==> exp/umber <==
Design gioco, start of the top module:
module gioco(
	i_ani_stb,														 
	i_clk,															 
	i_rst,															 
	i_animate,														 
	i_dx, 															 
	i_sx,																 
	i_start,															 
	o_x1_pal, o_x2_pal,											 
	o_y1_pal, o_y2_pal,
	o_x1_nav, o_x2_nav,											 
	o_y1_nav, o_y2_nav,
	bri1,bri2,bri3,bri4,bri5,bri6,bri7,bri8,bri9,bri10, 
	ok, ko,															 
	ff_life															 
);
make LEC_CHECK=0 CAP_MARGIN=25 CELL_PAD_IN_SITES_DETAIL_PLACEMENT=2 CORE_MARGIN=7 CORE_UTILIZATION=62 CTS_CLUSTER_DIAMETER=39 CTS_CLUSTER_SIZE=21 GPL_ROUTABILITY_DRIVEN=0 HOLD_SLACK_MARGIN=0.26 MAX_ROUTING_LAYER=met4 MIN_ROUTING_LAYER=met2 PLACE_DENSITY=0.46 SLEW_MARGIN=10 finish   # period 14.2 ns
run.sh (not shown) runs the stock make flow with config.mk's settings and CLKGATE_MAP_FILE=.
==> exp/maple (differences from exp/umber) <==
Settings changed: CAP_MARGIN 25 to 20, CELL_PAD_IN_SITES_DETAIL_PLACEMENT 2 to unset, CORE_MARGIN 7 to 2, CORE_UTILIZATION 62 to 68, CTS_CLUSTER_DIAMETER 39 to unset, CTS_CLUSTER_SIZE 21 to 35, GPL_ROUTABILITY_DRIVEN 0 to unset, HOLD_SLACK_MARGIN 0.26 to unset, MAX_ROUTING_LAYER met4 to unset, MIN_ROUTING_LAYER met2 to unset, PLACE_DENSITY 0.46 to unset, SLEW_MARGIN 10 to 20.
==> flow/constraint.sdc (replaced) <==
create_clock -name core_clock -period 16.2 [get_ports {i_clk}]
set_input_delay 3.2400 -clock core_clock [delete_from_list [all_inputs] [get_ports {i_clk}]]
set_output_delay 3.2400 -clock core_clock [all_outputs]
set_load 0.01 [all_outputs]
==> exp/delta (differences from exp/umber) <==
Settings changed: ABC_AREA set to 1, CAP_MARGIN 25 to 20, CELL_PAD_IN_SITES_DETAIL_PLACEMENT 2 to unset, CORE_MARGIN 7 to 2, CORE_UTILIZATION 62 to 72, CTS_CLUSTER_DIAMETER 39 to unset, CTS_CLUSTER_SIZE 21 to unset, HOLD_SLACK_MARGIN 0.26 to unset, MAX_ROUTING_LAYER met4 to unset, MIN_ROUTING_LAYER met2 to unset, PLACE_DENSITY 0.46 to unset, PLACE_DENSITY_LB_ADDON set to 0.02, SLEW_MARGIN 10 to 25.
==> flow/constraint.sdc (replaced) <==
create_clock -name core_clock -period 10.9 [get_ports {i_clk}]
set_input_delay 2.1800 -clock core_clock [delete_from_list [all_inputs] [get_ports {i_clk}]]
set_output_delay 2.1800 -clock core_clock [all_outputs]
set_load 0.01 [all_outputs]
==> exp/raven (differences from exp/umber) <==
Settings changed: ABC_AREA set to 1, CAP_MARGIN 25 to 20, CELL_PAD_IN_SITES_DETAIL_PLACEMENT 2 to unset, CORE_MARGIN 7 to 2, CORE_UTILIZATION 62 to 72, CTS_CLUSTER_DIAMETER 39 to 349, HOLD_SLACK_MARGIN 0.26 to unset, MAX_ROUTING_LAYER met4 to unset, MIN_ROUTING_LAYER met2 to unset, PLACE_DENSITY 0.46 to unset, PLACE_DENSITY_LB_ADDON set to 0.02, SLEW_MARGIN 10 to 25.
==> flow/constraint.sdc (replaced) <==
create_clock -name core_clock -period 10.9 [get_ports {i_clk}]
set_input_delay 2.1800 -clock core_clock [delete_from_list [all_inputs] [get_ports {i_clk}]]
set_output_delay 2.1800 -clock core_clock [all_outputs]
set_load 0.01 [all_outputs]
==> Changelog: implementation <==
### Metrics

- Status: did not finish
- Fail Step: detailed placement
- Tool error: [ERROR DPL-0033] detailed placement checks failed during check placement.
- XOR Share, Synth: under 10%
- DIE AREA: roughly 22000 um2
- Syn avg cell area: about 5.6 um2
- Synthesis area per yosys: approximately 15000 um2
- Area fraction in compound gates: roughly 14%
- Adder-cell share of the synthesized area: a little under a tenth
- Netlist cell types: about 63
- Mux frac, synth: 0%
-- figures above: exp/delta

==> Changelog: implementation <==
### Metrics

- Syn avg cell area: between 6 and 7 um2
- Fail Step: detailed placement
- Status: did not finish
- Synthesis area per yosys: ~14000 um2
- Mux frac, synth: 2.52%
- Area fraction in compound gates: 26.4%
- Adder-cell share of the synthesized area: 10.2%
- DIE AREA: ~27000 um2
- XOR Share, Synth: 11.9%
- Tool error: [ERROR DPL-0033] detailed placement checks failed during check placement.
-- figures above: exp/umber

==> Changelog: implementation <==
### Metrics

- Status: did not finish
- Fail Step: detailed placement
- Tool error: [ERROR DPL-0033] detailed placement checks failed during check placement.
- Register area share after synthesis: between 10% and 20%
- Adder-cell share of the synthesized area: a little under a tenth
- FP Util: around three quarters
- Syn avg cell area: around 5.6 um2
- Synthesis area per yosys: between 10000 and 15000 um2
- Async set-reset flop share out of synthesis: 0%
- Area fraction in compound gates: between 10% and 20%
- DIE AREA: roughly 22000 um2
- XOR Share, Synth: 6.25%
- Die Y: ~150 um
- Post-synth regs: ~77
- Netlist cell types: about 63
-- figures above: exp/raven

==> Changelog: implementation <==
### Changed

- Status: finished with violations
- Layout check failures: negative setup slack
- Yosys cell count: about 2000
- Synthesis area per yosys: 13800 um2
- Final setup fails: 1
- Max-cap violations: 0
- Netlist cell types: between 100 and 150
- Die Y: between 100 and 150 um
- Setup ws final: -0.406 ns
- Adder-cell share of the synthesized area: between 10 and 15%
- Mux frac, synth: under 10%
- Worst R2R Start: ff.o_ydirpal
- DIE AREA: between 20000 and 25000 um2
-- figures above: exp/maple


* * *

==> xenon <==
Starting RTL as in the previous note.
Settings: LEC_CHECK=0, ABC_AREA=1, CAP_MARGIN=35, CORE_MARGIN=2, CORE_UTILIZATION=72, CTS_CLUSTER_DIAMETER=366, CTS_CLUSTER_SIZE=10, GPL_ROUTABILITY_DRIVEN=0, PLACE_DENSITY=0.42, SLEW_MARGIN=20, TNS_END_PERCENT=10; clock period 13.0 ns.
==> amber: changes against xenon <==
CTS_CLUSTER_DIAMETER = 49   (was 366)
CTS_CLUSTER_SIZE = 73   (was 10)
GPL_ROUTABILITY_DRIVEN = unset   (was 0)
MIN_ROUTING_LAYER = met1   (was unset)
PLACE_DENSITY = 0.64   (was 0.42)
TNS_END_PERCENT = unset   (was 10)
==> flow/constraint.sdc (replaced) <==
create_clock -name core_clock -period 16.5 [get_ports {i_clk}]
set_input_delay 3.3000 -clock core_clock [delete_from_list [all_inputs] [get_ports {i_clk}]]
set_output_delay 3.3000 -clock core_clock [all_outputs]
set_load 0.01 [all_outputs]
==> willow: changes against xenon <==
ABC_AREA = unset   (was 1)
CAP_MARGIN = 20   (was 35)
CORE_UTILIZATION = 68   (was 72)
CTS_CLUSTER_DIAMETER = unset   (was 366)
CTS_CLUSTER_SIZE = 40   (was 10)
GPL_ROUTABILITY_DRIVEN = unset   (was 0)
PLACE_DENSITY = unset   (was 0.42)
TNS_END_PERCENT = unset   (was 10)
==> flow/constraint.sdc (replaced) <==
create_clock -name core_clock -period 16.9 [get_ports {i_clk}]
set_input_delay 3.3800 -clock core_clock [delete_from_list [all_inputs] [get_ports {i_clk}]]
set_output_delay 3.3800 -clock core_clock [all_outputs]
set_load 0.01 [all_outputs]
==> tundra: changes against xenon <==
ABC_AREA = unset   (was 1)
CAP_MARGIN = 20   (was 35)
CORE_UTILIZATION = 9   (was 72)
CTS_CLUSTER_DIAMETER = unset   (was 366)
CTS_CLUSTER_SIZE = unset   (was 10)
GPL_ROUTABILITY_DRIVEN = unset   (was 0)
PLACE_DENSITY = unset   (was 0.42)
TNS_END_PERCENT = unset   (was 10)
==> flow/constraint.sdc (replaced) <==
create_clock -name core_clock -period 30.7 [get_ports {i_clk}]
set_input_delay 6.1400 -clock core_clock [delete_from_list [all_inputs] [get_ports {i_clk}]]
set_output_delay 6.1400 -clock core_clock [all_outputs]
set_load 0.01 [all_outputs]
==> comparison <==
- Via count: willow is higher than tundra (about 10%).
- Clock power: tundra is lower than willow (41%).
- Clock skew: willow is higher than tundra (0.0060 ns).
- Hold slack: willow is worse than tundra (0.0039 ns).
- In die size, xenon and amber do not differ.
- Between tundra and willow, the lower first-iteration DRC count is in tundra (gap 37%, measured against willow).
- Sequential power: willow is higher than tundra (about 80%).
- Of tundra and willow, tundra has the higher cell count (gap about 70%, measured against willow).
- xenon did not get past detailed placement on DPL-0033. amber died in global routing. willow completed, yet does not pass: setup timing. tundra completed with no timing, DRC or antenna violations.
==> figures <==
                                                                                      amber                      willow                   xenon                     tundra
H-tree Lvls                                                                                 3                           3                       -                          3
Number of buffers inserted for hold repair after clock tree synthesis                       0                           0                       -                          0
Status                                                                 stopped before the end  complete, but fails checks  stopped before the end             finished clean
Stage where the flow stopped                                                   global routing                           -      detailed placement                          -
Layout check failures                                                                       -                setup timing                       -                          -
Multiplexer share of the synthesized area                                                  0%                       2.52%                      0%                      2.52%
Clock buffer and inverter area fraction after layout                                        -                       1.58%                       -                      1.65%
Worst setup skew after layout                                                               -                   0.0209 ns                       -                  0.0148 ns
Portion of total power attributed to the clock network                                      -                       25.0%                       -                      27.9%
Area share of the largest cell type after synthesis                                     15.6%                       11.1%                   15.6%                      11.1%
Clock network power                                                                         -                      191 uW                       -                     112 uW
Clock tree root buffer cell                                                         clkbuf_16                   clkbuf_16                       -                  clkbuf_16
Max VDD drop                                                                                -                   0.0501 mV                       -                  0.0331 mV
Sequential cells                                                                            -                          77                       -                         77
Per-cell routed wire length                                                                 -                     23.3 um                       -                    14.9 um
Tally of non-filler cells in the final layout                                               -                       2,418                       -                      4,071
Crit path max-delay cell type                                                               -                     nor3b_2                       -                   a311oi_1
Filler instances                                                                            -                       1,334                       -                     17,616
Critical R2R Launch                                                                         -   ff.o_xdirpal$_SDFFE_PP0P_                       -  ff.o_xpal[1]$_SDFFE_PP0P_
Crit path top cell by count                                                                 -                        ha_4                       -                       ha_1
Power and IR drop assume default switching activity.
